==> fjord <==
Design cpu, start of the top module:
module cpu #(  
	parameter ADDR_W = 12,
	parameter INST_W = 32,
	parameter DATA_W = 11
)(
    input                   i_clk,
    input                   i_rst_n,
    input                   i_i_valid_inst,  
    input  [ INST_W-1 : 0 ] i_i_inst,        
    input                   i_d_valid_data,  
    input  [ DATA_W-1 : 0 ] i_d_data,        
    output                  o_i_valid_addr,  
    output [ ADDR_W-1 : 0 ] o_i_addr,        
    output [ DATA_W-1 : 0 ] o_d_w_data,      
    output [ ADDR_W-1 : 0 ] o_d_w_addr,      
    output [ ADDR_W-1 : 0 ] o_d_r_addr,      
    output                  o_d_MemRead,     
    output                  o_d_MemWrite,    
    output                  o_finish
);
Settings: LEC_CHECK=0, ABC_AREA=1, CAP_MARGIN=20, CORE_ASPECT_RATIO=0.5, CORE_MARGIN=2, CORE_UTILIZATION=72, CTS_CLUSTER_DIAMETER=280, CTS_CLUSTER_SIZE=99, PLACE_DENSITY=0.42, SETUP_SLACK_MARGIN=1.02, SLEW_MARGIN=20; clock period 4.34 ns.
run.sh (not shown) runs the stock make flow with config.mk's settings and CLKGATE_MAP_FILE=.
==> inputs of violet, as changes to fjord <==
ABC_AREA = unset   (was 1)
CORE_ASPECT_RATIO = unset   (was 0.5)
CORE_UTILIZATION = 40   (was 72)
CTS_CLUSTER_DIAMETER = unset   (was 280)
CTS_CLUSTER_SIZE = unset   (was 99)
GPL_TIMING_DRIVEN = 0   (was unset)
MIN_ROUTING_LAYER = met2   (was unset)
PLACE_DENSITY = unset   (was 0.42)
SETUP_SLACK_MARGIN = unset   (was 1.02)
==> flow/constraint.sdc (replaced) <==
create_clock -name core_clock -period 10.0 [get_ports {i_clk}]
set_input_delay 2.0000 -clock core_clock [delete_from_list [all_inputs] [get_ports {i_clk}]]
set_output_delay 2.0000 -clock core_clock [all_outputs]
set_load 0.01 [all_outputs]
==> results <==
Number of H-tree branching levels: fjord 1; violet 2
Synthesized chip area reported by yosys: fjord 30000 µm²; violet 28600 µm²
FA/HA/MAJ Cells, Area Fraction: fjord 0.0241; violet 0.0253
HPWL reported at the end of detailed placement: fjord 78600 µm; violet 142000 µm
Count of instantiated cells in the yosys netlist: fjord 4299; violet 3206
Standard cell core area: fjord 40800 µm²; violet 71200 µm²
Outcome: fjord aborted with a tool error; violet aborted with a tool error
Stage where the flow stopped: fjord 5_1_grt; violet 5_1_grt
Cell count after synthesis: fjord 4299; violet 3206
Post-cts repair resize count: fjord 411; violet 0
Post-synthesis sequential area ratio: fjord 0.418; violet 0.439
Post-placement cell area: fjord 33800 µm²; violet 31300 µm²
Leading cell type by number of instances after synthesis: fjord sky130_fd_sc_hd__nand2_1; violet sky130_fd_sc_hd__dfrtp_1
Mean Syn Cell Area: fjord 6.98 µm²; violet 8.93 µm²

---

==> branch yarrow: inputs <==
==> flow/design.v <==
module cpu #(  
	parameter ADDR_W = 12,
	parameter INST_W = 32,
	parameter DATA_W = 11
)(
    input                   i_clk,
    input                   i_rst_n,
    input                   i_i_valid_inst,  
    input  [ INST_W-1 : 0 ] i_i_inst,        
    input                   i_d_valid_data,  
    input  [ DATA_W-1 : 0 ] i_d_data,        
    output                  o_i_valid_addr,  
    output [ ADDR_W-1 : 0 ] o_i_addr,        
    output [ DATA_W-1 : 0 ] o_d_w_data,      
    output [ ADDR_W-1 : 0 ] o_d_w_addr,      
    output [ ADDR_W-1 : 0 ] o_d_r_addr,      
    output                  o_d_MemRead,     
    output                  o_d_MemWrite,    
    output                  o_finish
);
localparam ALU_ADD = 3'd0, ALU_SUB = 3'd1, ALU_XOR = 3'd2, ALU_OR = 3'd3,
           ALU_AND = 3'd4, ALU_SLL = 3'd5, ALU_SRL = 3'd6;
integer i;
reg  [ADDR_W-1:0] pc_r;
reg               o_i_valid_addr_r;
reg               branch_r;           
reg               stall_r;            
reg  [INST_W-1:0] hold_inst_r;
reg               done_r, done2_r, o_finish_r;
reg               rd_write_id_r, mem_read_id_r, mem_write_id_r, alu_src_id_r;
reg  [2:0]        alu_ctr_r;
reg  [4:0]        rs1_id_r, rs2_id_r, rd_id_r;
reg  [DATA_W-1:0] rs1_value_r, rs2_value_r;
reg  [ADDR_W-1:0] imm_r;
reg               rd_write_ex_r, mem_read_ex_r;
reg  [4:0]        rd_ex_r;
reg  [DATA_W-1:0] alu_out_r;
reg  [ADDR_W-1:0] o_d_addr_r;
reg  [DATA_W-1:0] o_d_data_r;
reg               o_d_MemRead_r, o_d_MemWrite_r;
reg               rd_write_mem_r, mem_read_mem_r;
reg  [4:0]        rd_mem_r;
reg  [DATA_W-1:0] alu_out_mem_r;
reg  [DATA_W-1:0] reg_file_r [1:31];
assign o_i_valid_addr = o_i_valid_addr_r;
assign o_i_addr       = pc_r;
assign o_d_w_addr     = o_d_addr_r;
assign o_d_r_addr     = o_d_addr_r;
assign o_d_w_data     = o_d_data_r;
assign o_d_MemRead    = o_d_MemRead_r;
assign o_d_MemWrite   = o_d_MemWrite_r;
assign o_finish       = o_finish_r;
wire [DATA_W-1:0] write_back_data = mem_read_mem_r ? i_d_data : alu_out_mem_r;
wire [INST_W-1:0] inst     = stall_r ? hold_inst_r : i_i_inst;
wire              id_valid = (stall_r | (i_i_valid_inst & ~branch_r)) & ~done_r;
wire [6:0] opcode = inst[6:0];
wire [4:0] rd     = inst[11:7];
wire [2:0] func_3 = inst[14:12];
wire [4:0] rs1    = inst[19:15];
wire [4:0] rs2    = inst[24:20];
wire [6:0] func_7 = inst[31:25];
wire [ADDR_W-1:0] imm_i = inst[31:20];
wire [ADDR_W-1:0] imm_s = {inst[31:25], inst[11:7]};
wire [ADDR_W-1:0] bta   = {inst[7], inst[30:25], inst[11:8], 1'b0};
wire op_ld  = (opcode == 7'b0000011);
wire op_sd  = (opcode == 7'b0100011);
wire op_br  = (opcode == 7'b1100011) && (func_3[2:1] == 2'b00);
wire op_imm = (opcode == 7'b0010011) && (func_3 != 3'b010) && (func_3 != 3'b011);
wire op_r   = (opcode == 7'b0110011) &&
              ((func_7 == 7'b0100000) ||
               ((func_7 == 7'b0000000) && (func_3 != 3'b001) && (func_3 != 3'b010) &&
                (func_3 != 3'b011) && (func_3 != 3'b101)));
wire op_eof = &inst;
wire use_rs1 = op_ld | op_sd | op_br | op_imm | op_r;
wire use_rs2 = op_sd | op_br | op_r;
wire wr_rd   = (op_ld | op_imm | op_r) && (rd != 5'd0);
reg [2:0] alu_ctr_w;
always @(*) begin
    alu_ctr_w = ALU_ADD;
    if (op_r && func_7[5]) alu_ctr_w = ALU_SUB;
    else if (op_r || op_imm) begin
        case (func_3)
            3'b100:  alu_ctr_w = ALU_XOR;
            3'b110:  alu_ctr_w = ALU_OR;
            3'b111:  alu_ctr_w = ALU_AND;
            3'b001:  alu_ctr_w = ALU_SLL;
            3'b101:  alu_ctr_w = ALU_SRL;
            default: alu_ctr_w = ALU_ADD;
        endcase
    end
end
reg [DATA_W-1:0] rs1_value, rs2_value;
always @(*) begin
    if (rs1 == 5'd0)                               rs1_value = 0;
    else if (rd_write_ex_r && !mem_read_ex_r && rd_ex_r == rs1) rs1_value = alu_out_r;
    else if (rd_write_mem_r && rd_mem_r == rs1)    rs1_value = write_back_data;
    else                                           rs1_value = reg_file_r[rs1];
    if (rs2 == 5'd0)                               rs2_value = 0;
    else if (rd_write_ex_r && !mem_read_ex_r && rd_ex_r == rs2) rs2_value = alu_out_r;
    else if (rd_write_mem_r && rd_mem_r == rs2)    rs2_value = write_back_data;
    else                                           rs2_value = reg_file_r[rs2];
end
wire hit_id1  = use_rs1 && (rs1 != 5'd0) && (rs1 == rd_id_r);
wire hit_id2  = use_rs2 && (rs2 != 5'd0) && (rs2 == rd_id_r);
wire hit_ex1  = use_rs1 && (rs1 != 5'd0) && (rs1 == rd_ex_r);
wire hit_ex2  = use_rs2 && (rs2 != 5'd0) && (rs2 == rd_ex_r);
wire stall_w  = id_valid && (
                  (rd_write_id_r && mem_read_id_r && (hit_id1 || hit_id2)) ||       
                  (op_br && rd_write_id_r && (hit_id1 || hit_id2)) ||               
                  (op_br && rd_write_ex_r && mem_read_ex_r && (hit_ex1 || hit_ex2)));  
wire issue    = id_valid && !stall_w;
wire br_taken = issue && op_br && ((rs1_value == rs2_value) ^ func_3[0]);
wire [ADDR_W-1:0] id_pc = pc_r - 4;
reg [DATA_W-1:0] alu_in_1, alu_in_2;
always @(*) begin
    if (rd_write_ex_r && rd_ex_r == rs1_id_r)         alu_in_1 = alu_out_r;
    else if (rd_write_mem_r && rd_mem_r == rs1_id_r)  alu_in_1 = write_back_data;
    else                                              alu_in_1 = rs1_value_r;
    if (rd_write_ex_r && rd_ex_r == rs2_id_r)         alu_in_2 = alu_out_r;
    else if (rd_write_mem_r && rd_mem_r == rs2_id_r)  alu_in_2 = write_back_data;
    else                                              alu_in_2 = rs2_value_r;
end
wire [ADDR_W-1:0] opb  = alu_src_id_r ? imm_r : {alu_in_2[DATA_W-1], alu_in_2};
wire [ADDR_W-1:0] sum  = {alu_in_1[DATA_W-1], alu_in_1} + opb;
reg  [DATA_W-1:0] alu_out_w;
always @(*) begin
    case (alu_ctr_r)
        ALU_SUB: alu_out_w = alu_in_1 - alu_in_2;
        ALU_XOR: alu_out_w = alu_in_1 ^ opb[DATA_W-1:0];
        ALU_OR:  alu_out_w = alu_in_1 | opb[DATA_W-1:0];
        ALU_AND: alu_out_w = alu_in_1 & opb[DATA_W-1:0];
        ALU_SLL: alu_out_w = alu_in_1 << opb[4:0];
        ALU_SRL: alu_out_w = alu_in_1 >> opb[4:0];
        default: alu_out_w = sum[DATA_W-1:0];
    endcase
end
always @(posedge i_clk or negedge i_rst_n) begin
    if (~i_rst_n) begin
        pc_r             <= 0;
        o_i_valid_addr_r <= 0;
        branch_r         <= 0;
        stall_r          <= 0;
        hold_inst_r      <= 0;
        done_r           <= 0;
        done2_r          <= 0;
        o_finish_r       <= 0;
        rd_write_id_r    <= 0;
        mem_read_id_r    <= 0;
        mem_write_id_r   <= 0;
        alu_src_id_r     <= 0;
        alu_ctr_r        <= 0;
        rs1_id_r         <= 0;
        rs2_id_r         <= 0;
        rd_id_r          <= 0;
        rs1_value_r      <= 0;
        rs2_value_r      <= 0;
        imm_r            <= 0;
        rd_write_ex_r    <= 0;
        mem_read_ex_r    <= 0;
        rd_ex_r          <= 0;
        alu_out_r        <= 0;
        o_d_addr_r       <= 0;
        o_d_data_r       <= 0;
        o_d_MemRead_r    <= 0;
        o_d_MemWrite_r   <= 0;
        rd_write_mem_r   <= 0;
        mem_read_mem_r   <= 0;
        rd_mem_r         <= 0;
        alu_out_mem_r    <= 0;
        for (i = 1; i < 32; i = i + 1)
            reg_file_r[i] <= 0;
    end else begin
        o_i_valid_addr_r <= 1'b1;
        if (br_taken)
            pc_r <= id_pc + bta;
        else if (o_i_valid_addr_r && !stall_w)
            pc_r <= pc_r + 4;
        branch_r    <= br_taken;
        stall_r     <= stall_w;
        hold_inst_r <= inst;
        if (issue && op_eof) done_r <= 1'b1;
        done2_r    <= done_r;
        o_finish_r <= done2_r;
        rd_write_id_r  <= issue && wr_rd;
        mem_read_id_r  <= issue && op_ld;
        mem_write_id_r <= issue && op_sd;
        alu_src_id_r   <= !op_r;
        alu_ctr_r      <= alu_ctr_w;
        rs1_id_r       <= use_rs1 ? rs1 : 5'd0;
        rs2_id_r       <= use_rs2 ? rs2 : 5'd0;
        rd_id_r        <= wr_rd ? rd : 5'd0;
        rs1_value_r    <= rs1_value;
        rs2_value_r    <= rs2_value;
        imm_r          <= op_sd ? imm_s : imm_i;
        rd_write_ex_r  <= rd_write_id_r;
        mem_read_ex_r  <= mem_read_id_r;
        rd_ex_r        <= rd_id_r;
        alu_out_r      <= alu_out_w;
        o_d_addr_r     <= sum;
        o_d_data_r     <= alu_in_2;
        o_d_MemRead_r  <= mem_read_id_r;
        o_d_MemWrite_r <= mem_write_id_r;
        rd_write_mem_r <= rd_write_ex_r;
        mem_read_mem_r <= mem_read_ex_r;
        rd_mem_r       <= rd_ex_r;
        alu_out_mem_r  <= alu_out_r;
        if (rd_write_mem_r)
            reg_file_r[rd_mem_r] <= write_back_data;
    end
end
endmodule
==> flow/run.sh <==
#!/bin/bash
# the make line also repeats each setting of config.mk as NAME=value (left out here)
make -C /OpenROAD-flow-scripts/flow DESIGN_CONFIG=/design/flow/config.mk WORK_HOME=/design/flow/orfs CLKGATE_MAP_FILE= finish
==> flow/config.mk <==
export PLATFORM = sky130hd
export DESIGN_NAME = cpu
export DESIGN_NICKNAME = cpu
export VERILOG_FILES = /design/flow/design.v
export SDC_FILE = /design/flow/constraint.sdc
export NUM_CORES = 4
export LEC_CHECK = 0
export ABC_AREA = 0
export CAP_MARGIN = 20
export CELL_PAD_IN_SITES_GLOBAL_PLACEMENT = 0
export CORE_MARGIN = 2
export CORE_UTILIZATION = 58
export CTS_CLUSTER_DIAMETER = 186
export GPL_ROUTABILITY_DRIVEN = 0
export GPL_TIMING_DRIVEN = 1
export MAX_ROUTING_LAYER = met4
export PLACE_DENSITY = 0.52
export SLEW_MARGIN = 20
==> flow/constraint.sdc <==
create_clock -name core_clock -period 4.77 [get_ports {i_clk}]
set_input_delay 0.9540 -clock core_clock [delete_from_list [all_inputs] [get_ports {i_clk}]]
set_output_delay 0.9540 -clock core_clock [all_outputs]
set_load 0.01 [all_outputs]
==> branch maple: changes against branch yarrow <==
- ABC_AREA: 0 -> unset
- CELL_PAD_IN_SITES_GLOBAL_PLACEMENT: 0 -> unset
- CORE_UTILIZATION: 58 -> 72
- CTS_CLUSTER_DIAMETER: 186 -> unset
- CTS_CLUSTER_SIZE: unset -> 10
- GPL_ROUTABILITY_DRIVEN: 0 -> unset
- GPL_TIMING_DRIVEN: 1 -> unset
- MAX_ROUTING_LAYER: met4 -> unset
- PLACE_DENSITY: 0.52 -> unset
- SETUP_SLACK_MARGIN: unset -> 1.11
- TNS_END_PERCENT: unset -> 10
==> flow/constraint.sdc (replaced) <==
create_clock -name core_clock -period 3.71 [get_ports {i_clk}]
set_input_delay 0.7420 -clock core_clock [delete_from_list [all_inputs] [get_ports {i_clk}]]
set_output_delay 0.7420 -clock core_clock [all_outputs]
set_load 0.01 [all_outputs]
==> notes <==
Area after synthesis is the same in branch maple and branch yarrow. Of branch yarrow and branch maple, branch yarrow has the higher die size (gap about 24%, measured against branch maple). Branch maple aborted during global routing (5_1_grt) with GRT-0116. Branch yarrow reached the layout checks and failed them: setup timing. Synthesized cell count is the same in branch maple and branch yarrow.
